`flow/design.v`:
```
`timescale 1ns / 1ps
module digits(
    input clk,
    input reset,
	input [2:0] state,
    input [5:0] seconds, minutes,
    input [4:0] hours,
    output reg [3:0] ones,
    output reg [3:0] tens,
    output reg [3:0] hundreds,
    output reg [3:0] thousands
    );
    always @(posedge clk or posedge reset)
    begin
        if (reset) begin
            ones <= 0;
            tens <= 0;
            hundreds <= 0;
            thousands <= 0;
        end 
        else begin
			if(state==0 || state==1 || state==4) begin
				ones <= minutes % 10;
				tens <= minutes / 10;
				hundreds <= hours % 10;
				thousands <= hours / 10;
			end
			else if(state==2 || state==3) begin
				ones <= seconds % 10;
				tens <= seconds / 10;
				hundreds <= minutes % 10;
				thousands <= minutes / 10;
			end
        end
    end
endmodule
`timescale 1ns / 1ps
module seven_seg(
    input clk_100MHz,
    input por,
    input reset,
    input [2:0] state,
    input start_stop,
    input inc,
    input tm_state,
	input sw_state,
	input alarm_state,
	input [31:0] scount,
    input [1:0] edit_place,
    input [3:0] ones,
    input [3:0] tens,
    input [3:0] hundreds,
    input [3:0] thousands,
    output reg [0:6] seg,       
    output reg [3:0] digit     
    );
    parameter ZERO  = 7'b000_0001;  
    parameter ONE   = 7'b100_1111;  
    parameter TWO   = 7'b001_0010;  
    parameter THREE = 7'b000_0110;  
    parameter FOUR  = 7'b100_1100;  
    parameter FIVE  = 7'b010_0100; 
    parameter SIX   = 7'b010_0000;  
    parameter SEVEN = 7'b000_1111;
    parameter EIGHT = 7'b000_0000;  
    parameter NINE  = 7'b000_0100;  
    reg [1:0] digit_select;      
    reg [16:0] digit_timer;      
     reg sclk;
     integer count;
     always @(posedge clk_100MHz) begin
          if(por) begin
              count<=0;
              sclk<=0;
          end
          else if(count==24) begin 
              count<=0;
              sclk<=~sclk;
          end 
          else count<=count+1;
     end
    always @(posedge clk_100MHz or posedge reset) begin
        if(reset) begin
            digit_select <= 0;
            digit_timer <= 0; 
        end
        else if(por) begin
            digit_select <= 0;
            digit_timer <= 0;
        end
        else                                         
            if(digit_timer == 3 ) begin 
                digit_timer <= 0;                    
                digit_select <=  digit_select + 1;
            end
            else
                digit_timer <=  digit_timer + 1;
    end
    always @(digit_select) begin
        case(digit_select) 
            2'b00 : digit = 4'b1110;  
            2'b01 : digit = 4'b1101;  
            2'b10 : digit = 4'b1011;  
            2'b11 : digit = 4'b0111;  
        endcase
    end
    always @* begin
        seg = 7'b111_1111;
        case(digit_select)
            2'b00 : begin 
						if(state==0 && alarm_state==1 && start_stop && scount>1) begin  
                            if(sclk==1'b0) begin
                                seg=7'b111_1111;
                            end
                            else begin
                                case(ones)
                                    4'b0000 : seg = ZERO;
                                    4'b0001 : seg = ONE;
                                    4'b0010 : seg = TWO;
                                    4'b0011 : seg = THREE;
                                    4'b0100 : seg = FOUR;
                                    4'b0101 : seg = FIVE;
                                    4'b0110 : seg = SIX;
                                    4'b0111 : seg = SEVEN;
                                    4'b1000 : seg = EIGHT;
                                    4'b1001 : seg = NINE;
                                endcase
                            end
                        end
						else if(state==0 && inc && scount>14) begin  
                            if(sclk==1'b0) begin
                                seg=7'b111_1111;
                            end
                            else begin
                                case(ones)
                                    4'b0000 : seg = ZERO;
                                    4'b0001 : seg = ONE;
                                    4'b0010 : seg = TWO;
                                    4'b0011 : seg = THREE;
                                    4'b0100 : seg = FOUR;
                                    4'b0101 : seg = FIVE;
                                    4'b0110 : seg = SIX;
                                    4'b0111 : seg = SEVEN;
                                    4'b1000 : seg = EIGHT;
                                    4'b1001 : seg = NINE;
                                endcase
                            end
                        end
                        else if(state==1  && edit_place==0) begin
                            if(sclk==1'b0) begin
                                seg=7'b111_1111;
                            end
                            else begin
                                case(ones)
                                    4'b0000 : seg = ZERO;
                                    4'b0001 : seg = ONE;
                                    4'b0010 : seg = TWO;
                                    4'b0011 : seg = THREE;
                                    4'b0100 : seg = FOUR;
                                    4'b0101 : seg = FIVE;
                                    4'b0110 : seg = SIX;
                                    4'b0111 : seg = SEVEN;
                                    4'b1000 : seg = EIGHT;
                                    4'b1001 : seg = NINE;
                                endcase
                            end
                        end
                        else if(state==1  && edit_place==2) begin
                            if(sclk==1'b0) begin
                                seg=7'b111_1111;
                            end
                            else begin
                                case(ones)
                                    4'b0000 : seg = ZERO;
                                    4'b0001 : seg = ONE;
                                    4'b0010 : seg = TWO;
                                    4'b0011 : seg = THREE;
                                    4'b0100 : seg = FOUR;
                                    4'b0101 : seg = FIVE;
                                    4'b0110 : seg = SIX;
                                    4'b0111 : seg = SEVEN;
                                    4'b1000 : seg = EIGHT;
                                    4'b1001 : seg = NINE;
                                endcase
                            end
                        end
                        else if(state==2 && tm_state==0 &&  edit_place==0) begin
                            if(sclk==1'b0) begin
                                seg=7'b111_1111;
                            end
                            else begin
                                case(ones)
                                    4'b0000 : seg = ZERO;
                                    4'b0001 : seg = ONE;
                                    4'b0010 : seg = TWO;
                                    4'b0011 : seg = THREE;
                                    4'b0100 : seg = FOUR;
                                    4'b0101 : seg = FIVE;
                                    4'b0110 : seg = SIX;
                                    4'b0111 : seg = SEVEN;
                                    4'b1000 : seg = EIGHT;
                                    4'b1001 : seg = NINE;
                                endcase
                            end
                        end
						else if(state==3 && sw_state==0) begin
                            if(sclk==1'b0) begin
                                seg=7'b111_1111;
                            end
                            else begin
                                case(ones)
                                    4'b0000 : seg = ZERO;
                                    4'b0001 : seg = ONE;
                                    4'b0010 : seg = TWO;
                                    4'b0011 : seg = THREE;
                                    4'b0100 : seg = FOUR;
                                    4'b0101 : seg = FIVE;
                                    4'b0110 : seg = SIX;
                                    4'b0111 : seg = SEVEN;
                                    4'b1000 : seg = EIGHT;
                                    4'b1001 : seg = NINE;
                                endcase
                            end
                        end
						else if(state==4 && alarm_state==0 &&  edit_place==0) begin
                            if(sclk==1'b0) begin
                                seg=7'b111_1111;
                            end
                            else begin
                                case(ones)
                                    4'b0000 : seg = ZERO;
                                    4'b0001 : seg = ONE;
                                    4'b0010 : seg = TWO;
                                    4'b0011 : seg = THREE;
                                    4'b0100 : seg = FOUR;
                                    4'b0101 : seg = FIVE;
                                    4'b0110 : seg = SIX;
                                    4'b0111 : seg = SEVEN;
                                    4'b1000 : seg = EIGHT;
                                    4'b1001 : seg = NINE;
                                endcase
                            end
                        end
                        else begin
                            case(ones)
                                4'b0000 : seg = ZERO;
                                4'b0001 : seg = ONE;
                                4'b0010 : seg = TWO;
                                4'b0011 : seg = THREE;
                                4'b0100 : seg = FOUR;
                                4'b0101 : seg = FIVE;
                                4'b0110 : seg = SIX;
                                4'b0111 : seg = SEVEN;
                                4'b1000 : seg = EIGHT;
                                4'b1001 : seg = NINE;
                            endcase
                        end
            end               
            2'b01 : begin      
						if(state==0 && alarm_state==1 && start_stop && scount>1) begin
                            if(sclk==1'b0) begin
                                seg=7'b111_1111;
                            end
                            else begin
                                case(tens)
                                    4'b0000 : seg = ZERO;
                                    4'b0001 : seg = ONE;
                                    4'b0010 : seg = TWO;
                                    4'b0011 : seg = THREE;
                                    4'b0100 : seg = FOUR;
                                    4'b0101 : seg = FIVE;
                                    4'b0110 : seg = SIX;
                                    4'b0111 : seg = SEVEN;
                                    4'b1000 : seg = EIGHT;
                                    4'b1001 : seg = NINE;
                                endcase
                            end
                        end
						else if(state==0 && inc && scount>14) begin  
                            if(sclk==1'b0) begin
                                seg=7'b111_1111;
                            end
                            else begin
                                case(tens)
                                    4'b0000 : seg = ZERO;
                                    4'b0001 : seg = ONE;
                                    4'b0010 : seg = TWO;
                                    4'b0011 : seg = THREE;
                                    4'b0100 : seg = FOUR;
                                    4'b0101 : seg = FIVE;
                                    4'b0110 : seg = SIX;
                                    4'b0111 : seg = SEVEN;
                                    4'b1000 : seg = EIGHT;
                                    4'b1001 : seg = NINE;
                                endcase
                            end
                        end
                        else if(state==1 && edit_place==0) begin
                            if(sclk==1'b0) begin
                                seg=7'b111_1111;
                            end
                            else begin
                                case(tens)
                                    4'b0000 : seg = ZERO;
                                    4'b0001 : seg = ONE;
                                    4'b0010 : seg = TWO;
                                    4'b0011 : seg = THREE;
                                    4'b0100 : seg = FOUR;
                                    4'b0101 : seg = FIVE;
                                    4'b0110 : seg = SIX;
                                    4'b0111 : seg = SEVEN;
                                    4'b1000 : seg = EIGHT;
                                    4'b1001 : seg = NINE;
                                endcase
                            end
                        end
                        else if(state==1  && edit_place==2) begin
                            if(sclk==1'b0) begin
                                seg=7'b111_1111;
                            end
                            else begin
                                case(tens)
                                    4'b0000 : seg = ZERO;
                                    4'b0001 : seg = ONE;
                                    4'b0010 : seg = TWO;
                                    4'b0011 : seg = THREE;
                                    4'b0100 : seg = FOUR;
                                    4'b0101 : seg = FIVE;
                                    4'b0110 : seg = SIX;
                                    4'b0111 : seg = SEVEN;
                                    4'b1000 : seg = EIGHT;
                                    4'b1001 : seg = NINE;
                                endcase
                            end
                        end
                        else if(state==2 && tm_state==0 && edit_place==0) begin
                            if(sclk==1'b0) begin
                                seg=7'b111_1111;
                            end
                            else begin
                                case(tens)
                                    4'b0000 : seg = ZERO;
                                    4'b0001 : seg = ONE;
                                    4'b0010 : seg = TWO;
                                    4'b0011 : seg = THREE;
                                    4'b0100 : seg = FOUR;
                                    4'b0101 : seg = FIVE;
                                    4'b0110 : seg = SIX;
                                    4'b0111 : seg = SEVEN;
                                    4'b1000 : seg = EIGHT;
                                    4'b1001 : seg = NINE;
                                endcase
                            end
                        end
						else if(state==3 && sw_state==0) begin
                            if(sclk==1'b0) begin
                                seg=7'b111_1111;
                            end
                            else begin
                                case(tens)
                                    4'b0000 : seg = ZERO;
                                    4'b0001 : seg = ONE;
                                    4'b0010 : seg = TWO;
                                    4'b0011 : seg = THREE;
                                    4'b0100 : seg = FOUR;
                                    4'b0101 : seg = FIVE;
                                    4'b0110 : seg = SIX;
                                    4'b0111 : seg = SEVEN;
                                    4'b1000 : seg = EIGHT;
                                    4'b1001 : seg = NINE;
                                endcase
                            end
                        end
						else if(state==4 && alarm_state==0 &&  edit_place==0) begin
                            if(sclk==1'b0) begin
                                seg=7'b111_1111;
                            end
                            else begin
                                case(tens)
                                    4'b0000 : seg = ZERO;
                                    4'b0001 : seg = ONE;
                                    4'b0010 : seg = TWO;
                                    4'b0011 : seg = THREE;
                                    4'b0100 : seg = FOUR;
                                    4'b0101 : seg = FIVE;
                                    4'b0110 : seg = SIX;
                                    4'b0111 : seg = SEVEN;
                                    4'b1000 : seg = EIGHT;
                                    4'b1001 : seg = NINE;
                                endcase
                            end
                        end
                        else begin
                            case(tens)
                                4'b0000 : seg = ZERO;
                                4'b0001 : seg = ONE;
                                4'b0010 : seg = TWO;
                                4'b0011 : seg = THREE;
                                4'b0100 : seg = FOUR;
                                4'b0101 : seg = FIVE;
                                4'b0110 : seg = SIX;
                                4'b0111 : seg = SEVEN;
                                4'b1000 : seg = EIGHT;
                                4'b1001 : seg = NINE;
                            endcase
                        end
                    end
            2'b10 : begin   
						if(state==0 && alarm_state==1 && start_stop && scount>1) begin  
                            if(sclk==1'b0) begin
                                seg=7'b111_1111;
                            end
                            else begin
                                case(hundreds)
                                    4'b0000 : seg = ZERO;
                                    4'b0001 : seg = ONE;
                                    4'b0010 : seg = TWO;
                                    4'b0011 : seg = THREE;
                                    4'b0100 : seg = FOUR;
                                    4'b0101 : seg = FIVE;
                                    4'b0110 : seg = SIX;
                                    4'b0111 : seg = SEVEN;
                                    4'b1000 : seg = EIGHT;
                                    4'b1001 : seg = NINE;
                                endcase
                            end
                        end
						else if(state==0 && inc && scount>14) begin  
                            if(sclk==1'b0) begin
                                seg=7'b111_1111;
                            end
                            else begin
                                case(hundreds)
                                    4'b0000 : seg = ZERO;
                                    4'b0001 : seg = ONE;
                                    4'b0010 : seg = TWO;
                                    4'b0011 : seg = THREE;
                                    4'b0100 : seg = FOUR;
                                    4'b0101 : seg = FIVE;
                                    4'b0110 : seg = SIX;
                                    4'b0111 : seg = SEVEN;
                                    4'b1000 : seg = EIGHT;
                                    4'b1001 : seg = NINE;
                                endcase
                            end
                        end
                        else if(state==1  && edit_place==1) begin
                            if(sclk==1'b0) begin
                                seg=7'b111_1111;
                            end
                            else begin
                                case(hundreds)
                                    4'b0000 : seg = ZERO;
                                    4'b0001 : seg = ONE;
                                    4'b0010 : seg = TWO;
                                    4'b0011 : seg = THREE;
                                    4'b0100 : seg = FOUR;
                                    4'b0101 : seg = FIVE;
                                    4'b0110 : seg = SIX;
                                    4'b0111 : seg = SEVEN;
                                    4'b1000 : seg = EIGHT;
                                    4'b1001 : seg = NINE;
                                endcase
                            end
                        end
                        else if(state==1  && edit_place==3) begin
                            if(sclk==1'b0) begin
                                seg=7'b111_1111;
                            end
                            else begin
                                case(hundreds)
                                    4'b0000 : seg = ZERO;
                                    4'b0001 : seg = ONE;
                                    4'b0010 : seg = TWO;
                                    4'b0011 : seg = THREE;
                                    4'b0100 : seg = FOUR;
                                    4'b0101 : seg = FIVE;
                                    4'b0110 : seg = SIX;
                                    4'b0111 : seg = SEVEN;
                                    4'b1000 : seg = EIGHT;
                                    4'b1001 : seg = NINE;
                                endcase
                            end
                        end
                        else if(state==2 && tm_state==0 && edit_place==1) begin
                            if(sclk==1'b0) begin
                                seg=7'b111_1111;
                            end
                            else begin
                                case(hundreds)
                                    4'b0000 : seg = ZERO;
                                    4'b0001 : seg = ONE;
                                    4'b0010 : seg = TWO;
                                    4'b0011 : seg = THREE;
                                    4'b0100 : seg = FOUR;
                                    4'b0101 : seg = FIVE;
                                    4'b0110 : seg = SIX;
                                    4'b0111 : seg = SEVEN;
                                    4'b1000 : seg = EIGHT;
                                    4'b1001 : seg = NINE;
                                endcase
                            end
                        end
						else if(state==3 && sw_state==0) begin
                            if(sclk==1'b0) begin
                                seg=7'b111_1111;
                            end
                            else begin
                                case(hundreds)
                                    4'b0000 : seg = ZERO;
                                    4'b0001 : seg = ONE;
                                    4'b0010 : seg = TWO;
                                    4'b0011 : seg = THREE;
                                    4'b0100 : seg = FOUR;
                                    4'b0101 : seg = FIVE;
                                    4'b0110 : seg = SIX;
                                    4'b0111 : seg = SEVEN;
                                    4'b1000 : seg = EIGHT;
                                    4'b1001 : seg = NINE;
                                endcase
                            end
                        end
						else if(state==4 && alarm_state==0 && edit_place==1) begin
                            if(sclk==1'b0) begin
                                seg=7'b111_1111;
                            end
                            else begin
                                case(hundreds)
                                    4'b0000 : seg = ZERO;
                                    4'b0001 : seg = ONE;
                                    4'b0010 : seg = TWO;
                                    4'b0011 : seg = THREE;
                                    4'b0100 : seg = FOUR;
                                    4'b0101 : seg = FIVE;
                                    4'b0110 : seg = SIX;
                                    4'b0111 : seg = SEVEN;
                                    4'b1000 : seg = EIGHT;
                                    4'b1001 : seg = NINE;
                                endcase
                            end
                        end
                        else begin
                            case(hundreds)
                                4'b0000 : seg = ZERO;
                                4'b0001 : seg = ONE;
                                4'b0010 : seg = TWO;
                                4'b0011 : seg = THREE;
                                4'b0100 : seg = FOUR;
                                4'b0101 : seg = FIVE;
                                4'b0110 : seg = SIX;
                                4'b0111 : seg = SEVEN;
                                4'b1000 : seg = EIGHT;
                                4'b1001 : seg = NINE;
                            endcase
                        end
                    end
            2'b11 : begin     
						if(state==0 && alarm_state==1 && start_stop && scount>1) begin  
                            if(sclk==1'b0) begin
                                seg=7'b111_1111;
                            end
                            else begin
                                case(thousands)
                                    4'b0000 : seg = ZERO;
                                    4'b0001 : seg = ONE;
                                    4'b0010 : seg = TWO;
                                    4'b0011 : seg = THREE;
                                    4'b0100 : seg = FOUR;
                                    4'b0101 : seg = FIVE;
                                    4'b0110 : seg = SIX;
                                    4'b0111 : seg = SEVEN;
                                    4'b1000 : seg = EIGHT;
                                    4'b1001 : seg = NINE;
                                endcase
                            end
                        end
						else if(state==0 && inc && scount>14) begin  
                            if(sclk==1'b0) begin
                                seg=7'b111_1111;
                            end
                            else begin
                                case(thousands)
                                    4'b0000 : seg = ZERO;
                                    4'b0001 : seg = ONE;
                                    4'b0010 : seg = TWO;
                                    4'b0011 : seg = THREE;
                                    4'b0100 : seg = FOUR;
                                    4'b0101 : seg = FIVE;
                                    4'b0110 : seg = SIX;
                                    4'b0111 : seg = SEVEN;
                                    4'b1000 : seg = EIGHT;
                                    4'b1001 : seg = NINE;
                                endcase
                            end
                        end
                        else if(state==1  && edit_place==1) begin
                            if(sclk==1'b0) begin
                                seg=7'b111_1111;
                            end
                            else begin
                                case(thousands)
                                    4'b0000 : seg = ZERO;
                                    4'b0001 : seg = ONE;
                                    4'b0010 : seg = TWO;
                                    4'b0011 : seg = THREE;
                                    4'b0100 : seg = FOUR;
                                    4'b0101 : seg = FIVE;
                                    4'b0110 : seg = SIX;
                                    4'b0111 : seg = SEVEN;
                                    4'b1000 : seg = EIGHT;
                                    4'b1001 : seg = NINE;
                                endcase
                            end
                        end
                        else if(state==1  && edit_place==3) begin
                            if(sclk==1'b0) begin
                                seg=7'b111_1111;
                            end
                            else begin
                                case(thousands)
                                    4'b0000 : seg = ZERO;
                                    4'b0001 : seg = ONE;
                                    4'b0010 : seg = TWO;
                                    4'b0011 : seg = THREE;
                                    4'b0100 : seg = FOUR;
                                    4'b0101 : seg = FIVE;
                                    4'b0110 : seg = SIX;
                                    4'b0111 : seg = SEVEN;
                                    4'b1000 : seg = EIGHT;
                                    4'b1001 : seg = NINE;
                                endcase
                            end
                        end
                        else if(state==2 && tm_state==0 && edit_place==1) begin
                            if(sclk==1'b0) begin
                                seg=7'b111_1111;
                            end
                            else begin
                                case(thousands)
                                    4'b0000 : seg = ZERO;
                                    4'b0001 : seg = ONE;
                                    4'b0010 : seg = TWO;
                                    4'b0011 : seg = THREE;
                                    4'b0100 : seg = FOUR;
                                    4'b0101 : seg = FIVE;
                                    4'b0110 : seg = SIX;
                                    4'b0111 : seg = SEVEN;
                                    4'b1000 : seg = EIGHT;
                                    4'b1001 : seg = NINE;
                                endcase
                            end
                        end
						else if(state==3 && sw_state==0) begin
                            if(sclk==1'b0) begin
                                seg=7'b111_1111;
                            end
                            else begin
                                case(thousands)
                                    4'b0000 : seg = ZERO;
                                    4'b0001 : seg = ONE;
                                    4'b0010 : seg = TWO;
                                    4'b0011 : seg = THREE;
                                    4'b0100 : seg = FOUR;
                                    4'b0101 : seg = FIVE;
                                    4'b0110 : seg = SIX;
                                    4'b0111 : seg = SEVEN;
                                    4'b1000 : seg = EIGHT;
                                    4'b1001 : seg = NINE;
                                endcase
                            end
                        end
						else if(state==4 && alarm_state==0 && edit_place==1) begin
                            if(sclk==1'b0) begin
                                seg=7'b111_1111;
                            end
                            else begin
                                case(thousands)
                                    4'b0000 : seg = ZERO;
                                    4'b0001 : seg = ONE;
                                    4'b0010 : seg = TWO;
                                    4'b0011 : seg = THREE;
                                    4'b0100 : seg = FOUR;
                                    4'b0101 : seg = FIVE;
                                    4'b0110 : seg = SIX;
                                    4'b0111 : seg = SEVEN;
                                    4'b1000 : seg = EIGHT;
                                    4'b1001 : seg = NINE;
                                endcase
                            end
                        end
                        else begin
                            case(thousands)
                                4'b0000 : seg = ZERO;
                                4'b0001 : seg = ONE;
                                4'b0010 : seg = TWO;
                                4'b0011 : seg = THREE;
                                4'b0100 : seg = FOUR;
                                4'b0101 : seg = FIVE;
                                4'b0110 : seg = SIX;
                                4'b0111 : seg = SEVEN;
                                4'b1000 : seg = EIGHT;
                                4'b1001 : seg = NINE;
                            endcase
                        end
                    end
        endcase
    end
endmodule
module top(input clk, por, reset, start_stop, mode, edit_shift, inc, output reg buzzer, output [0:6] seg,output [3:0] digit,output reg [4:0] mode_value);
reg [1:0] edit_place;
reg [5:0] seconds,minutes;
reg [4:0] hours;
reg [5:0] seconds_temp,minutes_temp;
reg [4:0] hours_temp;
reg [5:0] al_minutes;
reg [4:0] al_hours;
reg [4:0] day_temp;
reg [3:0] month_temp;
wire [3:0] ones,tens,hundreds,thousands;
parameter clock = 0;
parameter edit =1;
parameter timer =2; 
parameter stop_watch=3;
parameter alarm=4;
parameter tm_stop=0;
parameter tm_start=1;
parameter sw_stop=0;
parameter sw_start=1;
parameter alarm_off=0;
parameter alarm_on=1;
reg tm_state, tm_nstate;
reg sw_state, sw_nstate;
reg alarm_state, alarm_nstate;
reg [2:0] state, nstate;   
reg trigger;
reg sclk;
integer count;
reg[31:0] scount;
reg[31:0] a_count;
digits digits_1(clk,reset,state,seconds,minutes,hours,ones,tens,hundreds,thousands);
seven_seg seven_seg_1(clk,por,reset,state,start_stop,inc,tm_state,sw_state,alarm_state,scount,edit_place,ones,tens,hundreds,thousands,seg,digit);
 always @(posedge clk) begin
     if(por) begin
         count<=0;
         sclk<=0;
     end
     else if(count==49) begin 
         count<=0;
         sclk<=~sclk;
     end 
     else count<=count+1;
 end
 always @(posedge clk) begin
  if(por) begin
	seconds_temp<=0;
	minutes_temp<=0;
	hours_temp<=0;
	buzzer<=0;
	a_count<=0;
  end
  else begin
	if(state==edit) begin
		if(edit_place==0 || edit_place==1) begin
			if (reset==1 && scount==16) begin
				hours_temp<=hours;
				minutes_temp<=minutes;
				seconds_temp<=seconds;
			end
			else if (inc==1 && scount==16) begin
				hours_temp<=hours;
				minutes_temp<=minutes;
			end
		end
	end
	if(sclk==1'b1 && count==0) begin  
		seconds_temp<=seconds_temp + 1; 
		if(seconds_temp==59) begin 
			seconds_temp<=0;  
			minutes_temp<=minutes_temp + 1;
			if(minutes_temp==59) begin 
				minutes_temp<=0; 
				hours_temp<=hours_temp + 1; 
			   if(hours_temp==23) begin  
					hours_temp<=0; 
				end 
			end
		end     
	end
	if(hours_temp==al_hours && minutes_temp==al_minutes && alarm_state==alarm_on) begin
		if(seconds_temp==0)
			buzzer<=1;
		else if(start_stop && buzzer==1) begin
			if(a_count<15)
				a_count<=a_count + 1;
			else if(start_stop && a_count==15) begin
				buzzer<=0;
				a_count<=a_count + 1;
			end
			else
				a_count<=a_count + 1;		
		end
		else
			a_count<=0;
	end
	else begin
		a_count<=0;
		buzzer<=0;
	end
  end
 end
always @(posedge clk) begin
    if(por)
        mode_value<=5'b10000;
    else if(state==clock)
        mode_value<=5'b10000;
    else if(state==edit)
        mode_value<=5'b01000;
    else if(state==timer)
        mode_value<=5'b00100;
    else if(state==stop_watch)
        mode_value<=5'b00010;
	else if(state==alarm)
        mode_value<=5'b00001;
end
always@(posedge clk) begin
  if(por) begin
	day_temp<=1;
	month_temp<=1;
  end
  else begin
	if(state==edit) begin
		if(edit_place==2 || edit_place==3) begin
			if (reset==1 && scount==16) begin
				day_temp<=hours;
				month_temp<=minutes;
			end
			else if (inc==1 && scount==16) begin
				day_temp<=hours;
				month_temp<=minutes;
			end
		end
	end
	if(seconds_temp==59 && minutes_temp==59 && hours_temp==23 && sclk==1 && count==49) begin
		day_temp<=day_temp + 1;
		if(month_temp==2 && day_temp==28) begin
			day_temp<=1;
			month_temp<=month_temp + 1;
		end
		else if(day_temp== (30+(month_temp & 1)^(month_temp>7))) begin 
			day_temp<=1;
			month_temp<=month_temp + 1;
			if(month_temp==12) 
				month_temp<=1;
		end
	end
  end
end
always @(posedge(clk)) begin
  if(por) begin
	edit_place<=0;
	seconds<=0;
	minutes<=0;
	hours<=0;
	al_minutes<=0;
	al_hours<=0;
	tm_state<=tm_stop;
	tm_nstate<=tm_stop;
	sw_state<=sw_stop;
	sw_nstate<=sw_stop;
	alarm_state<=alarm_off;
	alarm_nstate<=alarm_off;
	state<=clock;
	nstate<=clock;
	trigger<=0;
	scount<=0;
  end
  else
	case(state)
	clock: begin
		if(mode) begin
            if(scount<15)  
                scount<=scount+1;
            else begin
                if(mode && scount==15) begin  
					nstate<=edit;
					trigger<=1; 
                    scount<=scount+1;
                end
                else begin
					nstate<=nstate;
                    scount<=scount+1;
                end
            end
        end
		else if(alarm_state==alarm_on && start_stop) begin
			if(scount<15)
					scount<=scount + 1;
				else begin
					hours<=al_hours;
					minutes<=al_minutes;
				end
		end
		else if(inc) begin 
			if(scount<15)
				scount<=scount + 1;
			else begin
				hours<=day_temp;
				minutes<=month_temp;
			end
		end
		else begin
		    scount<=0;
			state<=nstate;
			hours<=hours_temp;
			minutes<=minutes_temp;
			seconds<=seconds_temp;
			alarm_state<=alarm_nstate;
		end
	end
	edit: begin
		if(trigger) begin
			edit_place<=0;
			trigger<=0;
		end
		if(reset) begin 
			if(scount<15)  
				scount<=scount+1;
			else begin
				if(reset && scount==15) begin  
					if(edit_place==0 || edit_place==1) begin
						seconds<=0;
						minutes<=0;
						hours<=0;
					end
					else begin
						hours<=1;
						minutes<=1;
					end
					scount<=scount+1;
				end
				else begin
					scount<=scount+1;
				end
			end
		end
		else if(mode) begin
			if(scount<15)  
				scount<=scount+1;
			else begin
				if(mode && scount==15) begin  
					nstate<=timer;
					scount<=scount+1;
				end
				else begin
					nstate<=nstate;
					scount<=scount+1;
					trigger<=1;
				end
			end
		end
		else if(edit_shift) begin
			if(scount<15)  
				scount<=scount+1;
			else begin
				if(edit_shift && scount==15) begin  
					scount<=scount+1;
					if(edit_place<3)
						edit_place<=edit_place + 1;
					else
						edit_place<=0;
				end
				else begin
					scount<=scount+1;
					edit_place<=edit_place;
				end
			end
		end
		else if(inc) begin
			if(scount<15)  
				scount<=scount+1;
			else begin
				if(inc && scount==15) begin  
					if(edit_place==0) begin  
						if(minutes<59)
							minutes<=minutes+1;
						else
							minutes<=0;
					end
					else if(edit_place==1) begin  
						if(hours<23)
							hours<=hours+1;
						else
							hours<=0;
					end 
					else if(edit_place==2) begin  
						if(minutes<12)
							minutes<=minutes + 1;
						else
							minutes<=1;
					end
					else if(edit_place==3) begin  
						if(minutes==2) begin
							if(hours<28)
								hours<=hours + 1;
							else
								hours<=1;
						end
						else begin
							if(hours < (30+(month_temp & 1)^(month_temp>7)))
								hours<=hours + 1;
							else
								hours<=1;
						end
					end
					scount<=scount+1;
				end
				else begin
					scount<=scount+1;
				end
			end
		end
		else begin
			if(edit_place==0 || edit_place==1) begin
				if(minutes!=minutes_temp || hours!=hours_temp) begin
					minutes<=minutes_temp;
					hours<=hours_temp;
				end
			end
			else begin
				if(minutes!=month_temp || hours!=day_temp) begin
					minutes<=month_temp;
					hours<=day_temp;
				end
			end
			scount<=0;
			if (nstate==timer)
				trigger<=1;
			state<=nstate;
		end
	  end
	timer: begin
		if(trigger) begin
			edit_place<=0;
			minutes<=0;
			seconds<=0;
			trigger<=0;
		end
		case(tm_state)
			tm_stop: begin
				if(reset == 1'b1) begin 
					if(scount<15)  
						scount<=scount+1;
					else begin
						if(reset && scount==15) begin  
							seconds<=0;
							minutes<=0;
							scount<=scount+1;
						end
						else begin
							seconds<=seconds;
							minutes<=minutes;
							scount<=scount+1;
						end
					end
				end
				else if(mode) begin
					if(scount<15)  
						scount<=scount+1;
					else begin
						if(mode && scount==15) begin   
							nstate<=stop_watch;
							trigger<=1;
							scount<=scount+1;
						end
						else begin
							nstate<=nstate;
							scount<=scount+1;
						end
					end
				end
				else if(inc) begin
					if(scount<15)  
						scount<=scount+1;
					else begin
						if(inc && scount==15) begin  
							if(edit_place==1) begin
								if(minutes<60)
									minutes<=minutes+1;
								else
									minutes<=0;
							end 
							else begin
								if(seconds<59)
									seconds<=seconds+1;
								else
									seconds<=0;
							end
							scount<=scount+1;
						end
						else begin
							scount<=scount+1;
							minutes<=minutes;
							seconds<=seconds;
						end
					end
				end
				else if(edit_shift) begin
					if(scount<15)  
						scount<=scount+1;
					else begin
						if(edit_shift && scount==15) begin  
							scount<=scount+1;
							if(edit_place<1)
								edit_place<=edit_place + 1;
							else
								edit_place<=0;
						end
						else begin
							edit_place<=edit_place;
							scount<=scount+1;
						end
					end
				end
				else if(start_stop) begin
					if(scount<15)  
						scount<=scount+1;
					else begin
						if(start_stop && scount==15) begin  
							tm_nstate<=tm_start;
							scount<=scount+1;
						end
						else begin
							tm_nstate<=tm_nstate;
							scount<=scount+1;
						end
					end
				end
				else begin
					scount<=0;
					if (nstate==stop_watch)
						trigger<=1;
					state<=nstate;
					tm_state<=tm_nstate;
				end
			end
			tm_start: begin
				if(start_stop) begin
					if(scount<15)  
						scount<=scount+1;
					else begin
						if(start_stop && scount==15) begin  
							tm_nstate<=tm_stop;
							scount<=scount+1;
						end
						else begin
							tm_nstate<=tm_nstate;
							scount<=scount+1;
						end
					end
				end
				else begin
					scount<=0;
					tm_state<=tm_nstate;
					if(sclk==1'b1 && count==0 && tm_nstate==tm_start) begin  
						if(minutes>0) begin
							if(seconds>0) 
								seconds<=seconds-1;
							else begin
								minutes<=minutes-1;
								seconds<=6'd59;
							end
						end
						else begin
							if(seconds==0) begin
							    tm_nstate<=tm_stop;
								seconds<=seconds;
								minutes<=minutes;
							end
							else
								seconds<=seconds-1;
						end		
					end
				end
			end
			default: begin
				tm_state<=tm_stop;
				seconds<=seconds;
				minutes<=minutes;
			end
		endcase
		end
		stop_watch: begin
			if(trigger) begin
				edit_place<=0;
				minutes<=0;
				seconds<=0;
				trigger<=0;
			end
			case(sw_state)
			sw_stop: begin
				if(reset == 1'b1) begin 
					if(scount<15)  
						scount<=scount+1;
					else begin
						if(reset && scount==15) begin  
							seconds<=0;
							minutes<=0;
							scount<=scount+1;
						end
						else begin
							seconds<=seconds;
							minutes<=minutes;
							scount<=scount+1;
						end
					end
				end
				else if(mode) begin
					if(scount<15)  
						scount<=scount+1;
					else begin
						if(mode && scount==15) begin   
							nstate<=alarm;
							scount<=scount+1;
						end
						else begin
							nstate<=nstate;
							scount<=scount+1;
							trigger<=1;
						end
					end
				end
				else if(start_stop) begin
					if(scount<15)  
						scount<=scount+1;
					else begin
						if(start_stop && scount==15) begin  
							sw_nstate<=sw_start;
							scount<=scount+1;
						end
						else begin
							sw_nstate<=sw_nstate;
							scount<=scount+1;
						end
					end
				end
				else begin
					scount<=0;
					if (nstate==alarm)
						trigger<=1;
					state<=nstate;
					sw_state<=sw_nstate;
				end
			end
			sw_start: begin
				if(start_stop) begin
					if(scount<15)  
						scount<=scount+1;
					else begin
						if(start_stop && scount==15) begin  
							sw_nstate<=sw_stop;
							scount<=scount+1;
						end
						else begin
							sw_nstate<=sw_nstate;
							scount<=scount+1;
						end
					end
				end
				else begin
					scount<=0;
					sw_state<=sw_nstate;
					if(sclk==1'b1 && count==0 && sw_nstate==sw_start) begin  
						if(minutes<59) begin
							if(seconds<59) 
								seconds<=seconds+1;
							else begin
								minutes<=minutes+1;
								seconds<=6'd00;
							end
						end
						else begin
							if(seconds==6'd59) begin
							    sw_nstate<=sw_stop;
								seconds<=seconds;
								minutes<=minutes;
							end
							else
								seconds<=seconds+1;
						end		
					end
				end
			end
			default: begin
				sw_state<=sw_stop;
				seconds<=seconds;
				minutes<=minutes;
			end
			endcase
		end
		alarm: begin
			if(trigger) begin
				edit_place<=0;
				minutes<=al_minutes;
				hours  <=al_hours;
				trigger<=0;
			end
			case(alarm_state)
				alarm_off: begin
					if(mode) begin
						if(scount<15)  
							scount<=scount+1;
						else begin
							if(mode && scount==15) begin   
								nstate<=clock;
								scount<=scount+1;
							end
							else begin
								nstate<=nstate;
								scount<=scount+1;
							end
						end
					end
					else if(start_stop) begin
						if(scount<15)  
							scount<=scount+1;
						else begin
							if(start_stop && scount==15) begin  
								alarm_nstate<=alarm_on;
								scount<=scount+1;
							end
							else begin
								alarm_nstate<=alarm_nstate;
								scount<=scount+1;
							end
						end
					end
					else if(inc) begin
						if(scount<15)  
							scount<=scount+1;
						else begin
							if(inc && scount==15) begin  
								if(edit_place==1) begin
									if(hours<23)
										hours<=hours+1;
									else
										hours<=0;
								end 
								else if(edit_place==0) begin
									if(minutes<59)
										minutes<=minutes+1;
									else
										minutes<=0;
								end
								scount<=scount+1;
							end
							else begin
								scount<=scount+1;
							end
						end
					end
					else if(edit_shift) begin
						if(scount<15)  
							scount<=scount+1;
						else begin
							if(edit_shift && scount==15) begin  
								scount<=scount+1;
								if(edit_place<1)
									edit_place<=edit_place + 1;
								else
									edit_place<=0;
							end
							else begin
								edit_place<=edit_place;
								scount<=scount+1;
							end
						end
					end
					else begin
						scount<=0;
						al_minutes<=minutes;
						al_hours<=hours;
						state<=nstate;
						alarm_state<=alarm_nstate;
					end
				end
				alarm_on: begin
					if(mode) begin
						if(scount<15)  
							scount<=scount+1;
						else begin
							if(mode && scount==15) begin   
								nstate<=clock;
								scount<=scount+1;
							end
							else begin
								nstate<=nstate;
								scount<=scount+1;
							end
						end
					end
					else if(start_stop) begin
						if(scount<15)  
							scount<=scount+1;
						else begin
							if(start_stop && scount==15) begin  
								alarm_nstate<=alarm_off;
								scount<=scount+1;
							end
							else begin
								alarm_nstate<=alarm_nstate;
								scount<=scount+1;
							end
						end
					end
					else begin
						scount<=0;
						state<=nstate;
						alarm_state<=alarm_nstate;
					end
				end
			endcase
		end
		default: begin
			state<=clock;
			seconds<=seconds;
			minutes<=minutes;
			hours<=hours;
		end
	endcase
end
endmodule
```
`flow/run.sh`:
```
#!/bin/bash
# the make line also repeats each setting of config.mk as NAME=value (left out here)
make -C /OpenROAD-flow-scripts/flow DESIGN_CONFIG=/design/flow/config.mk WORK_HOME=/design/flow/orfs CLKGATE_MAP_FILE= finish
```
`flow/config.mk`:
```
export PLATFORM = sky130hd
export DESIGN_NAME = top
export DESIGN_NICKNAME = top
export VERILOG_FILES = /design/flow/design.v
export SDC_FILE = /design/flow/constraint.sdc
export NUM_CORES = 4
export LEC_CHECK = 0
export CAP_MARGIN = 20
export CORE_MARGIN = 2
export CORE_UTILIZATION = 40
export SLEW_MARGIN = 20
```
`flow/constraint.sdc`:
```
create_clock -name core_clock -period 7.58 [get_ports {clk}]
set_input_delay 1.5160 -clock core_clock [delete_from_list [all_inputs] [get_ports {clk}]]
set_output_delay 1.5160 -clock core_clock [all_outputs]
set_load 0.01 [all_outputs]
```
==> results.json, run 1 <==
{
  "status": "no timing/DRC/antenna violations",
  "critPathMaxFanout": 25,
  "nets": 2355,
  "worst_path_dominant_cell_family": "buffers and inverters",
  "yosysTopAreaCellShare": 0.237,
  "mux_share": 0.0324,
  "reg2reg_depth": 14,
  "crit_required_ns": 6.06,
  "min_path_cells": 2,
  "simple_gate_area_frac": 0.300,
  "yosysWarnings": 3,
  "pg_comb_w": 0.000346,
  "tns_ns": 0,
  "layout_setup_ws_ns": 0.857,
  "worst_path_most_repeated_cell": "clkdlybuf4s50_1",
  "die_w_um": 212,
  "xor_area_frac": 0.0717,
  "ys_ff": 238,
  "finalCriticalPeriod_ns": 6.72,
  "async_flop_share": 0.139,
  "power_density_nw_per_um2": 165,
  "fin_cells": 2891,
  "drtIter0Drc": 1820,
  "worstHoldStart": "mode_value[1]",
  "core_um2": 42900,
  "clock.fmax_mhz": 149,
  "max_slew_margin": 0.251,
  "synth.distinct_cells": 93,
  "end_kind": "output pin",
  "top_cells_by_area": "dfxtp_1, nor2_1, a21oi_1",
  "cts_tree": "built",
  "drc": 0,
  "chip_area_um2": 45000,
  "power_leader": "the clock network",
  "dr.pass1.iters": 6,
  "crit_start": "start_stop",
  "r2r_end": "digits_1.hundreds[1]",
  "hold_violations": 0,
  "rows": 76,
  "post_cts_buffers": 0,
  "clock_power_share": 0.473,
  "insertion_delay_ns": 0.59,
  "whs_ns": 0.462,
  "grt_use_total": 0.252,
  "totalWireLength_um": 58200,
  "hpwl_um": 41600,
  "drv_slew": 0,
  "cts_resized": 0,
  "grt_max_degree": 67,
  "mi_logic_area_um2": 11500,
  "worst_ir_drop_vdd_mv": 0.152,
  "gr-total-overflow": 0,
  "startpoint_type": "primary input",
  "openroad.warnings": 68,
  "yosys-top-cells-count": "nor2_1, dfxtp_1, nand2_1",
  "pg_clk_w": 0.00148,
  "power.switching_w": 0.000829,
  "crit_chain": "clkdlybuf4s50_1 -> buf_4 -> nand2_1 -> nand2b_1 -> a31oi_1 -> a21oi_1 -> o21ai_0 -> a41oi_1 -> clkdlybuf4s50_1",
  "synth_area_leader_cell": "dfxtp_1",
  "crit_path_max_incr_delay_ns": 0.73,
  "power_frac_seq": 0.416,
  "crit-reg2reg-launch": "state[1]",
  "comb_power_share": 0.111,
  "grt_pass1_wl_um": 90700,
  "dieHeight_um": 212,
  "pg_seq_w": 0.00130,
  "p_leak_nw": 7.06,
  "logic_family": "simple AND/OR/NAND/NOR gates",
  "syn-cell-area_um2": 17300,
  "cts_root_buf": "clkbuf_16",
  "pre_cts_ws_ns": 1.04,
  "path_clk_slew_ns": 0.07,
  "vias_per_cell": 6.04,
  "syn-num-nets": 2433,
  "worst_slew_pin_slew_ns": 1.12,
  "vias": 17461,
  "postRouteAntennaNets": 0,
  "wl_per_cell_um": 20.1,
  "holdBufCountCts": 0,
  "yosys-stat-cells": 2360,
  "reg2reg_slack_ns": 2.70,
  "hp-class": "register to register",
  "synthFlopType": "dfxtp_1",
  "drv_cap": 0,
  "swShare": 0.265,
  "yosys.area_share.adder": 0.0482,
  "nFillCells": 4347,
  "htreeDepth": 1,
  "synthAoiAreaFrac": 0.209,
  "cts.sink_count": 238,
  "internal_power_w": 0.00229,
  "cp-endpoint": "seg[5]",
  "avgSynthCellArea_um2": 7.35,
  "min_period_over_period": 0.887,
  "critPathBufInv": 3,
  "ys_area_um2": 17300,
  "slowest_stage": "a21oi_1",
  "ys_seq_frac": 0.284,
  "cts_made_buffers": 30,
  "first_global_vias": 16235,
  "most_common_cell": "nor2_1",
  "crit_type": "primary input to output pin",
  "final-seq-area_um2": 4930,
  "worstPathArrival_ns": 5.21,
  "antenna_found_initial": 2,
  "rsz0062_at_grt": "false",
  "clk_path_buf_depth": 3,
  "dpl.cell_count": 2835,
  "place_congestion": 0.965,
  "edf_count": 0,
  "ios": 24,
  "cp_num_cells": 9,
  "setup_viol": 0,
  "min_to": "mode_value[1]",
  "finalClockSkew_ns": 0.0373,
  "fp_util": 0.404,
  "port_buffers": 23,
  "area_growth_pct": 9.11,
  "syn_inst": 2360
}
cell type report:
cell class / count / share of cell area
multi-input combinational: 1878 / 0.607
sequential: 238 / 0.261
clock buffer: 45 / 0.0470
tap: 585 / 0.0387
timing repair buffer: 53 / 0.0239
inverter: 81 / 0.0161
clock inverter: 10 / 0.00701
antenna: 1 / 0.000132
metrics by stage:
| stage | cell area, µm² | total power [W] | utilization |
|---|---|---|---|
| 3_5_place_dp | 17900 | 0.00166 | 0.417 |
| 2_1_floorplan | 17300 | 0.00154 | - |
| 5_1_grt | 18900 | 0.00324 | 0.441 |
| 4_1_cts | 18900 | 0.00315 | 0.441 |
| 3_3_place_gp | 17900 | 0.00166 | 0.417 |
| 6_report | 18900 | 0.00312 | 0.441 |
layer usage:
metal,up-vias,routed length (µm),global-route usage
li1,8345,-,-
met4,0,2280,0.0984
met2,760,26000,0.411
met5,-,0,0
met1,8193,25300,0.336
met3,163,4650,0.0378
==> run 2, diff against run 1 <==
Settings changed: CORE_MARGIN 2 to 6, CTS_CLUSTER_DIAMETER from default to 320, GPL_TIMING_DRIVEN from default to 0, SLEW_MARGIN 20 to 10.
Clock period 7.58 ns to 10.0 ns, I/O delays scaled along.
==> results.json, run 2 <==
{
  "simple_gate_area_frac": 0.300,
  "worst_ir_drop_vdd_mv": 0.140,
  "ys_seq_frac": 0.284,
  "comb_power_share": 0.124,
  "worstHoldStart": "seven_seg_1.count[0]",
  "drv_slew": 0,
  "totalWireLength_um": 65700,
  "syn_inst": 2360,
  "cts_tree": "built",
  "rsz0062_at_grt": "false",
  "yosysWarnings": 3,
  "status": "no timing/DRC/antenna violations",
  "yosys-stat-cells": 2360,
  "logic_family": "simple AND/OR/NAND/NOR gates",
  "hp-class": "register to register",
  "end_kind": "output pin",
  "cts_made_buffers": 29,
  "syn-cell-area_um2": 17300,
  "min_path_cells": 1,
  "crit_type": "primary input to output pin",
  "clock_power_share": 0.463,
  "die_w_um": 220,
  "antenna_cells": 0,
  "crit_path_max_incr_delay_ns": 0.77,
  "p_leak_nw": 7.15,
  "pg_clk_w": 0.00109,
  "yosys-top-cells-count": "nor2_1, dfxtp_1, nand2_1",
  "vias": 18290,
  "r2r_end": "digits_1.ones[2]",
  "drv_cap": 0,
  "met2_usage": 0.413,
  "max_slew_margin": 0.184,
  "ys_area_um2": 17300,
  "pg_comb_w": 0.000292,
  "dr.pass1.iters": 6,
  "most_common_cell": "nor2_1",
  "insertion_delay_ns": 0.60,
  "nFillCells": 4383,
  "finalClockSkew_ns": 0.0221,
  "crit_chain": "clkdlybuf4s50_1 -> clkbuf_1 -> buf_1 -> nand2b_1 -> a31oi_1 -> a21oi_1 -> clkbuf_1 -> o21ai_0 -> a41oi_1 -> clkdlybuf4s50_1",
  "min_to": "seven_seg_1.count[0]",
  "hold_violations": 0,
  "place_congestion": 1.06,
  "fp_util": 0.410,
  "dieHeight_um": 220,
  "power_density_nw_per_um2": 122,
  "worst_slew_pin_slew_ns": 1.21,
  "grt_max_degree": 31,
  "openroad.warnings": 68,
  "crit_start": "inc",
  "chip_area_um2": 48500,
  "grt_pass1_wl_um": 100000,
  "clk_path_buf_depth": 3,
  "gr-total-overflow": 0,
  "synthAoiAreaFrac": 0.209,
  "post_cts_buffers": 0,
  "mux_share": 0.0324,
  "grt-busiest-layer": "met2",
  "internal_power_w": 0.00170,
  "drc": 0,
  "rows": 75,
  "wl_per_cell_um": 21.8,
  "worstPathArrival_ns": 6.17,
  "synthFlopType": "dfxtp_1",
  "postRouteAntennaNets": 0,
  "port_buffers": 21,
  "yosysTopAreaCellShare": 0.237,
  "crit-reg2reg-launch": "state[0]",
  "area_growth_pct": 11.5,
  "clock.fmax_mhz": 122,
  "cts_root_buf": "clkbuf_16",
  "async_flop_share": 0.139,
  "first_global_vias": 17144,
  "avgSynthCellArea_um2": 7.35,
  "tns_ns": 0,
  "finalCriticalPeriod_ns": 8.17,
  "yosys.area_share.adder": 0.0482,
  "slowest_stage": "buf_1",
  "utilization": 0.457,
  "edf_count": 0,
  "xor_area_frac": 0.0717,
  "vias_per_cell": 6.06,
  "cts_resized": 0,
  "antenna_found_initial": 1,
  "synth.distinct_cells": 93,
  "cp-endpoint": "seg[5]",
  "grtUsageMet1": 0.340,
  "reg2reg_slack_ns": 5.49,
  "hpwl_um": 49400,
  "path_clk_slew_ns": 0.06,
  "top_cells_by_area": "dfxtp_1, nor2_1, a21oi_1",
  "htreeDepth": 1,
  "setup_viol": 0,
  "crit_required_ns": 8.00,
  "syn-num-nets": 2433,
  "min_period_over_period": 0.817,
  "holdBufCountCts": 0,
  "grt_use_total": 0.261,
  "cts.sink_count": 238,
  "ios": 24,
  "power_frac_seq": 0.413,
  "startpoint_type": "primary input",
  "power_leader": "the clock network",
  "worst_path_dominant_cell_family": "buffers and inverters",
  "ys_ff": 238,
  "use_met3": 0.0508,
  "nets": 2490,
  "reg2reg_depth": 15,
  "cp_num_cells": 10,
  "drtIter0Drc": 1878,
  "synth_area_leader_cell": "dfxtp_1",
  "power.switching_w": 0.000666,
  "core_um2": 42300,
  "critPathMaxFanout": 10,
  "pg_seq_w": 0.000977,
  "critPathBufInv": 5,
  "swShare": 0.282
}
==> run 2: area by class of cell <==
cell class                      count  area, µm²  share of cell area
Sequential cell                   238       4930               0.255
Clock buffer                       44        926              0.0479
Inverter                           81        304              0.0157
Buffer                            163        644              0.0333
Multi-Input combinational cell   1878      11500               0.593
Clock inverter                      9       68.8             0.00356
Tap cell                          577        722              0.0373
Timing Repair Buffer               26        269              0.0139
==> run 2: through the flow <==
| stage | cells | worst slack, ns | hold WS [ns] | power, W | cell area, µm² |
|---|---|---|---|---|---|
| 2_1_floorplan | 2360 | 4.14 | 0.430 | 0.00117 | 17300 |
| 6_report | 3016 | 1.83 | 0.464 | 0.00236 | 19300 |
| 5_1_grt | 3016 | 1.83 | 0.496 | 0.00245 | 19300 |
| 4_1_cts | 3015 | 2.05 | 0.471 | 0.00238 | 19300 |
| 3_5_place_dp | 2962 | 2.05 | 0.457 | 0.00128 | 18300 |
| 3_3_place_gp | 2958 | 2.02 | 0.442 | 0.00128 | 18300 |
==> run 2: routing by layer <==
metal  vias to the layer above  wire length (µm)
met5                         -                 0
met2                       807             28600
met3                       202              5590
li1                       8619                 -
met1                      8662             27800
met4                         0              3720
==> run 3, diff against run 2 <==
Settings changed: CORE_MARGIN 6 to 2, CORE_UTILIZATION 40 to 72, CTS_CLUSTER_DIAMETER 320 to 28, CTS_CLUSTER_SIZE from default to 15, GPL_TIMING_DRIVEN 0 to default, MAX_ROUTING_LAYER from default to met4, PLACE_DENSITY_LB_ADDON from default to 0.19, SETUP_SLACK_MARGIN from default to 0.51, SLEW_MARGIN 10 to 20.
Clock period 10.0 ns to 4.25 ns, I/O delays scaled along.
==> results.json, run 3 <==
{
  "status": "no timing/DRC/antenna violations",
  "rows": 56,
  "drtIter0Drc": 3963,
  "ys_area_um2": 17300,
  "clock_power_share": 0.614,
  "gr-total-overflow": 0,
  "final-seq-area_um2": 4970,
  "startpoint_type": "register",
  "htreeDepth": 2,
  "cts_root_buf": "clkbuf_16",
  "yosysTopAreaCellShare": 0.237,
  "reg2reg_depth": 13,
  "slowest_stage": "or3_4",
  "worstHoldStart": "seven_seg_1.count[0]",
  "cts.sink_count": 238,
  "ios": 24,
  "min_period_over_period": 0.894,
  "yosys-stat-cells": 2360,
  "wl_per_cell_um": 24.3,
  "finalClockSkew_ns": 0.0409,
  "synth.distinct_cells": 93,
  "ys_ff": 238,
  "clk_path_buf_depth": 3,
  "hp-class": "register to register",
  "fp_util": 0.737,
  "crit_path_max_incr_delay_ns": 0.42,
  "area_growth_pct": 17.4,
  "swShare": 0.260,
  "crit_required_ns": 3.40,
  "syn-num-nets": 2433,
  "internal_power_w": 0.00575,
  "place_congestion": 1.08,
  "yosys.area_share.adder": 0.0482,
  "utilization": 0.864,
  "comb_power_share": 0.087,
  "ys_seq_frac": 0.284,
  "power_frac_seq": 0.299,
  "yosys-top-cells-count": "nor2_1, dfxtp_1, nand2_1",
  "postRouteAntennaNets": 0,
  "logic_family": "simple AND/OR/NAND/NOR gates",
  "grt_pass1_wl_um": 104000,
  "grt_use_total": 0.514,
  "finalPower_w": 0.00776,
  "setup_viol": 0,
  "worstPathArrival_ns": 2.95,
  "core_um2": 23500,
  "xor_area_frac": 0.0717,
  "cts_tree": "built",
  "worst_path_dominant_cell_family": "simple AND/OR/NAND/NOR gates",
  "simple_gate_area_frac": 0.300,
  "drv_slew": 0,
  "port_buffers": 23,
  "mux_share": 0.0324,
  "crit_type": "register to output pin",
  "max_slew_margin": 0.342,
  "grt_max_degree": 57,
  "die_w_um": 159,
  "edf_count": 0,
  "pg_clk_w": 0.00477,
  "worst_slew_pin_slew_ns": 0.979,
  "cts_made_buffers": 58,
  "rsz0062_at_grt": "true",
  "cp-endpoint": "seg[1]",
  "reg2reg_slack_ns": 0.57,
  "syn-cell-area_um2": 17300,
  "crit_start": "scount[9]",
  "synth_area_leader_cell": "dfxtp_1",
  "nets": 2445,
  "first_global_vias": 19484,
  "nFillCells": 1251,
  "synthAoiAreaFrac": 0.209,
  "pg_comb_w": 0.000673,
  "critPathMaxFanout": 6,
  "vias_per_cell": 7.45,
  "chip_area_um2": 25300,
  "dr.pass1.iters": 13,
  "antenna_found_initial": 3,
  "cp_num_cells": 10,
  "worst_ir_drop_vdd_mv": 0.490,
  "crit-reg2reg-launch": "state[1]",
  "holdBufCountCts": 0,
  "openroad.warnings": 70,
  "clock.fmax_mhz": 263,
  "end_kind": "output pin",
  "crit_chain": "nor4_4 -> nand4_2 -> or3_4 -> a31oi_4 -> a21oi_4 -> buf_6 -> a21o_1 -> a21oi_2 -> a31oi_1 -> buf_2",
  "insertion_delay_ns": 0.60,
  "yosysWarnings": 3,
  "pg_seq_w": 0.00232,
  "top_cells_by_area": "dfxtp_1, nor2_1, a21oi_1",
  "vias": 20405,
  "power_density_nw_per_um2": 382,
  "most_common_cell": "nor2_1",
  "critPathBufInv": 2,
  "whs_ns": 0.470,
  "path_clk_slew_ns": 0.05,
  "drv_cap": 0,
  "synthFlopType": "dfxtp_1",
  "totalWireLength_um": 66500,
  "min_to": "seven_seg_1.count[0]",
  "finalCriticalPeriod_ns": 3.80,
  "hold_violations": 0,
  "avgSynthCellArea_um2": 7.35,
  "min_path_cells": 1,
  "r2r_end": "digits_1.ones[2]",
  "syn_inst": 2360,
  "power.switching_w": 0.00201,
  "mi_logic_area_um2": 11700,
  "dieHeight_um": 159,
  "p_leak_nw": 7.96,
  "async_flop_share": 0.139,
  "drc": 0,
  "power_leader": "the clock network",
  "hpwl_um": 39900
}
-- run 3: what timing repair did --
| item | 4_1_cts | 5_1_grt |
|---|---|---|
| gates resized | 60 | 38 |
| gates cloned | 0 | 1 |
| buffers inserted | 4 | 10 |
| pin swaps | 10 | 15 |
| setup endpoints to repair | 15 | 17 |
-- run 3: per-layer routing --
layer,share of wire,wire [µm],vias to the layer above,GRT usage
li1,-,-,8574,-
met2,0.44,29100,1924,0.783
met5,0,0,-,-
met1,0.35,23100,9278,0.597
met3,0.14,9080,629,0.142
met4,0.079,5230,0,0.332
-- run 3: area by class of cell --
type,instances,share of cell area
clock buffers,73,0.0786
clock inverters,34,0.0238
inverters,81,0.0149
diodes,2,0.000246
repair buffers,115,0.0453
well taps,319,0.0196
flip-flops and latches,238,0.244
multi-input cells,1878,0.573
-- run 3: metrics by stage --
stage | setup TNS [ns] | worst slack, ns | cells | area (µm²)
3_3_place_gp | 0 | 0.00878 | 2615 | 17900
6_report | 0 | 0.449 | 2740 | 20400
4_1_cts | 0 | 0.449 | 2726 | 20100
2_1_floorplan | 0 | 0.668 | 2360 | 17300
5_1_grt | 0 | 0.405 | 2740 | 20400
3_5_place_dp | -0.0808 | -0.0323 | 2615 | 17900
==> run 4, diff against run 3 <==
Settings changed: ABC_AREA from default to 1, CELL_PAD_IN_SITES_DETAIL_PLACEMENT from default to 1, CORE_MARGIN 2 to 6, CORE_UTILIZATION 72 to 70, CTS_CLUSTER_DIAMETER 28 to 182, CTS_CLUSTER_SIZE 15 to 44, GPL_TIMING_DRIVEN from default to 0, HOLD_SLACK_MARGIN from default to 0.15, MAX_ROUTING_LAYER met4 to met5, MIN_ROUTING_LAYER from default to met2, PLACE_DENSITY from default to 0.89, PLACE_DENSITY_LB_ADDON 0.19 to default, SETUP_SLACK_MARGIN 0.51 to 0.29, SLEW_MARGIN 20 to 35, TNS_END_PERCENT from default to 40.
Clock period 4.25 ns to 10.0 ns, I/O delays scaled along.
==> results.json, run 4 <==
{
  "yosysTopAreaCellShare": 0.221,
  "edf_count": 0,
  "core_um2": 26100,
  "synth.distinct_cells": 62,
  "yosys-top-cells-count": "nand2_1, inv_1, nor2_1",
  "lastStage": "detailed placement",
  "most_common_cell": "nand2_1",
  "rows": 59,
  "die_w_um": 175,
  "logic_family": "simple AND/OR/NAND/NOR gates",
  "avgSynthCellArea_um2": 6.15,
  "syn_inst": 3020,
  "yosysWarnings": 3,
  "place_congestion": 1.25,
  "ios": 24,
  "syn-cell-area_um2": 18600,
  "port_buffers": 20,
  "ys_ff": 238,
  "fp_util": 0.712,
  "synthAoiAreaFrac": 0.186,
  "simple_gate_area_frac": 0.353,
  "dieHeight_um": 175,
  "chip_area_um2": 30600,
  "top_cells_by_area": "dfxtp_1, nand2_1, inv_1",
  "async_flop_share": 0.139,
  "mux_share": 0,
  "syn-num-nets": 3093,
  "synth_area_leader_cell": "dfxtp_1",
  "synthFlopType": "dfxtp_1",
  "xor_area_frac": 0.0447,
  "tool.error": "[ERROR DPL-0033] detailed placement checks failed during check placement.",
  "yosys-stat-cells": 3020,
  "ys_seq_frac": 0.266,
  "yosys.area_share.adder": 0.0445,
  "ys_area_um2": 18600,
  "status": "aborted with a tool error"
}
==> run 4: stage by stage <==
stage / power [W] / setup WS [ns] / cells / hold slack [ns] / instance area (µm²)
after global placement: 0.00163 / 3.12 / 3375 / 0.440 / 19200
after floorplan: 0.00145 / 4.62 / 3020 / 0.430 / 18600
==> run 5, diff against run 4 <==
Settings changed: ABC_AREA 1 to default, CELL_PAD_IN_SITES_DETAIL_PLACEMENT 1 to default, CORE_MARGIN 6 to 2, CORE_UTILIZATION 70 to 59, CTS_CLUSTER_DIAMETER 182 to default, CTS_CLUSTER_SIZE 44 to default, GPL_TIMING_DRIVEN 0 to default, HOLD_SLACK_MARGIN 0.15 to default, MAX_ROUTING_LAYER met5 to default, MIN_ROUTING_LAYER met2 to default, PLACE_DENSITY 0.89 to default, SETUP_SLACK_MARGIN 0.29 to default, SLEW_MARGIN 35 to 20, TNS_END_PERCENT 40 to default.
Clock period 10.0 ns to 5.09 ns, I/O delays scaled along.
==> results.json, run 5 <==
{
  "finalPower_w": 0.00445,
  "layout_setup_ws_ns": 0.195,
  "power.switching_w": 0.00119,
  "hpwl_um": 39100,
  "edf_count": 0,
  "slowest_stage": "clkdlybuf4s50_1",
  "power_density_nw_per_um2": 238,
  "yosys-top-cells-count": "nor2_1, dfxtp_1, nand2_1",
  "gr-total-overflow": 0,
  "drc": 0,
  "critPathBufInv": 2,
  "ys_seq_frac": 0.284,
  "grt_max_degree": 60,
  "syn_inst": 2360,
  "crit_path_max_incr_delay_ns": 0.63,
  "yosysWarnings": 3,
  "yosys-stat-cells": 2360,
  "startpoint_type": "primary input",
  "post_cts_buffers": 0,
  "fin_cells": 2700,
  "p_leak_nw": 7.10,
  "antenna_cells": 0,
  "xor_area_frac": 0.0717,
  "setup_viol": 0,
  "cp-endpoint": "seg[0]",
  "pg_clk_w": 0.00201,
  "dieHeight_um": 175,
  "critPathMaxFanout": 9,
  "wl_per_cell_um": 20.1,
  "worst_slew_pin_slew_ns": 1.18,
  "nets": 2372,
  "simple_gate_area_frac": 0.300,
  "worstHoldStart": "mode_value[1]",
  "clock_power_share": 0.450,
  "totalWireLength_um": 54400,
  "nFillCells": 2579,
  "min_period_over_period": 0.962,
  "port_buffers": 23,
  "pg_seq_w": 0.00193,
  "power_leader": "the clock network",
  "cts.sink_count": 238,
  "cts_resized": 0,
  "path_clk_slew_ns": 0.06,
  "vias": 17791,
  "min_path_cells": 2,
  "ios": 24,
  "pg_comb_w": 0.000515,
  "finalClockSkew_ns": 0.0245,
  "insertion_delay_ns": 0.56,
  "grt_pass1_wl_um": 86700,
  "grt_use_total": 0.344,
  "status": "no timing/DRC/antenna violations",
  "yosys.area_share.adder": 0.0482,
  "worst_path_dominant_cell_family": "buffers and inverters",
  "top_cells_by_area": "dfxtp_1, nor2_1, a21oi_1",
  "yosysTopAreaCellShare": 0.237,
  "place_congestion": 1.06,
  "most_common_cell": "nor2_1",
  "cts_made_buffers": 27,
  "rows": 62,
  "cp_num_cells": 10,
  "cts_root_buf": "clkbuf_16",
  "holdBufCountCts": 0,
  "synthAoiAreaFrac": 0.209,
  "synth_area_leader_cell": "dfxtp_1",
  "postRouteAntennaNets": 0,
  "dr.pass1.iters": 8,
  "swShare": 0.267,
  "tns_ns": 0,
  "comb_power_share": 0.116,
  "max_slew_margin": 0.208,
  "power_frac_seq": 0.434,
  "cts_tree": "built",
  "crit_type": "primary input to output pin",
  "worst_ir_drop_vdd_mv": 0.241,
  "syn-cell-area_um2": 17300,
  "die_w_um": 175,
  "worstPathArrival_ns": 3.88,
  "end_kind": "output pin",
  "crit_start": "start_stop",
  "antenna_found_initial": 0,
  "area_growth_pct": 7.85,
  "logic_family": "simple AND/OR/NAND/NOR gates",
  "clk_path_buf_depth": 3,
  "crit-reg2reg-launch": "state[1]",
  "finalCriticalPeriod_ns": 4.90,
  "drv_slew": 0,
  "mux_share": 0.0324,
  "ys_ff": 238,
  "rsz0062_at_grt": "false",
  "drv_cap": 0,
  "htreeDepth": 1,
  "ys_area_um2": 17300,
  "hold_violations": 0,
  "fp_util": 0.601,
  "clock.fmax_mhz": 204,
  "r2r_end": "digits_1.ones[2]",
  "chip_area_um2": 30800,
  "crit_chain": "clkdlybuf4s50_1 -> and2_1 -> o21ai_0 -> o21ai_0 -> a31oi_2 -> a21oi_2 -> nand3b_1 -> nor2_1 -> a41oi_1 -> clkdlybuf4s50_1",
  "first_global_vias": 16322,
  "syn-num-nets": 2433,
  "vias_per_cell": 6.59,
  "synthFlopType": "dfxtp_1",
  "async_flop_share": 0.139,
  "crit_required_ns": 4.07,
  "reg2reg_slack_ns": 0.69,
  "reg2reg_depth": 13,
  "pre_cts_ws_ns": 0.0936,
  "drtIter0Drc": 1932,
  "synth.distinct_cells": 93,
  "dpl.cell_count": 2654,
  "openroad.warnings": 70,
  "hp-class": "register to register",
  "internal_power_w": 0.00327,
  "core_um2": 28900,
  "min_to": "mode_value[1]",
  "avgSynthCellArea_um2": 7.35
}
==> run 5: through the flow <==
stage,hold slack (ns),instance area [µm²],util
final,0.470,18700,0.648
after global routing,0.503,18700,0.648
after CTS,0.472,18700,0.647
after detailed placement,0.458,17800,0.616
after global placement,0.445,17800,0.616
after floorplan,0.430,17300,-
==> run 5: metal layers <==
layer | routed length, µm | track usage
met5 | 0 | 0
met4 | 2750 | 0.154
met3 | 4830 | 0.0563
met2 | 23800 | 0.539
met1 | 23000 | 0.466
==> run 5: area by class of cell <==
class / count / area [µm²] / share of cell area
clock buffer: 34 / 752 / 0.0402
clock inverter: 12 / 146 / 0.00783
inverter: 81 / 304 / 0.0163
multi-input combinational: 1878 / 11500 / 0.614
sequential: 238 / 4930 / 0.264
tap: 384 / 480 / 0.0257
timing repair buffer: 73 / 603 / 0.0322
==> run 6, diff against run 5 <==
Settings changed: CORE_UTILIZATION 59 to 72, CTS_CLUSTER_DIAMETER from default to 28, CTS_CLUSTER_SIZE from default to 15, HOLD_SLACK_MARGIN from default to 0.27, MAX_ROUTING_LAYER from default to met4, PLACE_DENSITY_LB_ADDON from default to 0.19, SETUP_SLACK_MARGIN from default to 1.09.
Clock period 5.09 ns to 4.25 ns, I/O delays scaled along.
==> results.json, run 6 <==
{
  "status": "no timing/DRC/antenna violations",
  "ys_ff": 238,
  "min_to": "mode_value[1]",
  "comb_power_share": 0.099,
  "finalCriticalPeriod_ns": 4.06,
  "worst_path_most_repeated_cell": "buf_6",
  "pre_cts_ws_ns": 0.0676,
  "top_cells_by_area": "dfxtp_1, nor2_1, a21oi_1",
  "reg2reg_depth": 11,
  "dpl.cell_count": 2621,
  "pg_seq_w": 0.00233,
  "avgSynthCellArea_um2": 7.35,
  "tns_ns": 0,
  "edf_count": 0,
  "layout_setup_ws_ns": 0.193,
  "hp-class": "register to register",
  "syn-num-nets": 2433,
  "crit_path_max_incr_delay_ns": 0.78,
  "hold_violations": 0,
  "yosysTopAreaCellShare": 0.237,
  "crit_required_ns": 3.40,
  "htreeDepth": 2,
  "pg_comb_w": 0.000752,
  "yosysWarnings": 3,
  "rows": 56,
  "fp_util": 0.737,
  "gr-total-overflow": 0,
  "synth_area_leader_cell": "dfxtp_1",
  "drv_slew": 0,
  "syn-cell-area_um2": 17300,
  "holdBufCountCts": 0,
  "grt_use_total": 0.548,
  "p_leak_nw": 8.15,
  "end_kind": "output pin",
  "cp-endpoint": "seg[4]",
  "worstHoldStart": "mode_value[1]",
  "min_period_over_period": 0.955,
  "mux_share": 0.0324,
  "crit_chain": "and2_4 -> a21oi_2 -> o21ai_2 -> a31oi_4 -> buf_6 -> buf_4 -> a21oi_4 -> buf_6 -> o21ai_0 -> a31oi_1 -> buf_2",
  "port_buffers": 23,
  "drc": 0,
  "worst_slew_pin_slew_ns": 1.07,
  "finalPower_w": 0.00762,
  "cp_num_cells": 11,
  "power_leader": "the clock network",
  "cts_made_buffers": 54,
  "grt_max_degree": 57,
  "power_density_nw_per_um2": 365,
  "worst_ir_drop_vdd_mv": 0.509,
  "crit-reg2reg-launch": "minutes[3]",
  "crit_type": "register to output pin",
  "logic_family": "simple AND/OR/NAND/NOR gates",
  "antenna_found_initial": 4,
  "dr.pass1.iters": 36,
  "drv_cap": 0,
  "chip_area_um2": 25300,
  "pg_clk_w": 0.00454,
  "clk_path_buf_depth": 3,
  "fin_cells": 2773,
  "dieHeight_um": 159,
  "reg2reg_slack_ns": 0.37,
  "core_um2": 23500,
  "drtIter0Drc": 6186,
  "simple_gate_area_frac": 0.300,
  "clock_power_share": 0.596,
  "slowest_stage": "dfxtp_1",
  "swShare": 0.287,
  "synthAoiAreaFrac": 0.209,
  "crit_start": "alarm_state",
  "wl_per_cell_um": 28.0,
  "place_congestion": 1.09,
  "startpoint_type": "register",
  "critPathBufInv": 4,
  "yosys-top-cells-count": "nor2_1, dfxtp_1, nand2_1",
  "xor_area_frac": 0.0717,
  "first_global_vias": 20613,
  "grt_pass1_wl_um": 110000,
  "insertion_delay_ns": 0.59,
  "ys_area_um2": 17300,
  "finalClockSkew_ns": 0.0301,
  "openroad.warnings": 71,
  "vias_per_cell": 8.05,
  "critPathMaxFanout": 13,
  "worst_path_dominant_cell_family": "AND-OR/OR-AND gates",
  "path_clk_slew_ns": 0.04,
  "clock.fmax_mhz": 246,
  "internal_power_w": 0.00543,
  "area_growth_pct": 20.4,
  "rsz0062_at_grt": "true",
  "yosys.area_share.adder": 0.0482,
  "totalWireLength_um": 77500,
  "max_slew_margin": 0.284,
  "most_common_cell": "nor2_1",
  "cts_root_buf": "clkbuf_16",
  "min_path_cells": 2,
  "yosys-stat-cells": 2360,
  "setup_viol": 0,
  "worstPathArrival_ns": 3.21,
  "r2r_end": "digits_1.tens[0]",
  "cts.sink_count": 238,
  "placed_cell_area_um2": 18000,
  "power_frac_seq": 0.305,
  "hpwl_um": 40900,
  "synthFlopType": "dfxtp_1",
  "ys_seq_frac": 0.284,
  "async_flop_share": 0.139,
  "cts_tree": "built",
  "syn_inst": 2360,
  "nets": 2477,
  "finalInstanceArea_um2": 20900,
  "synth.distinct_cells": 93,
  "postRouteAntennaNets": 0,
  "ios": 24,
  "vias": 22325,
  "die_w_um": 159,
  "power.switching_w": 0.00219
}
run 6: per-stage QoR:
stage | util | hold WS [ns]
after floorplan | - | 0.430
after global placement | 0.765 | 0.442
after detailed placement | 0.765 | 0.450
after CTS | 0.874 | 0.461
after global routing | 0.887 | 0.499
final | 0.887 | 0.462
run 6: cell type report:
cell class	instances	area, µm²
fill	1095	2670
inverter	81	304
antenna	4	10.0
clock inverter	36	452
clock buffer	66	1500
tap	319	399
timing repair buffer	151	1190
multi-input combinational	1878	12100
sequential	238	4970
run 6: per-layer routing:
| layer | share of wire | up-vias | wire [µm] | track usage |
|---|---|---|---|---|
| met4 | 0.11 | 0 | 8860 | 0.390 |
| li1 | - | 8619 | - | - |
| met5 | 0 | - | 0 | - |
| met3 | 0.16 | 1151 | 12500 | 0.168 |
| met1 | 0.32 | 9850 | 24800 | 0.626 |
| met2 | 0.40 | 2705 | 31400 | 0.820 |
run 6: repair_timing:
item	4_1_cts	5_1_grt
pin swaps	31	19
resized	124	45
setup buffers	32	14
endpoints found under the setup margin	55	62
No activity file was given, so power comes from the tool's default toggle rates.
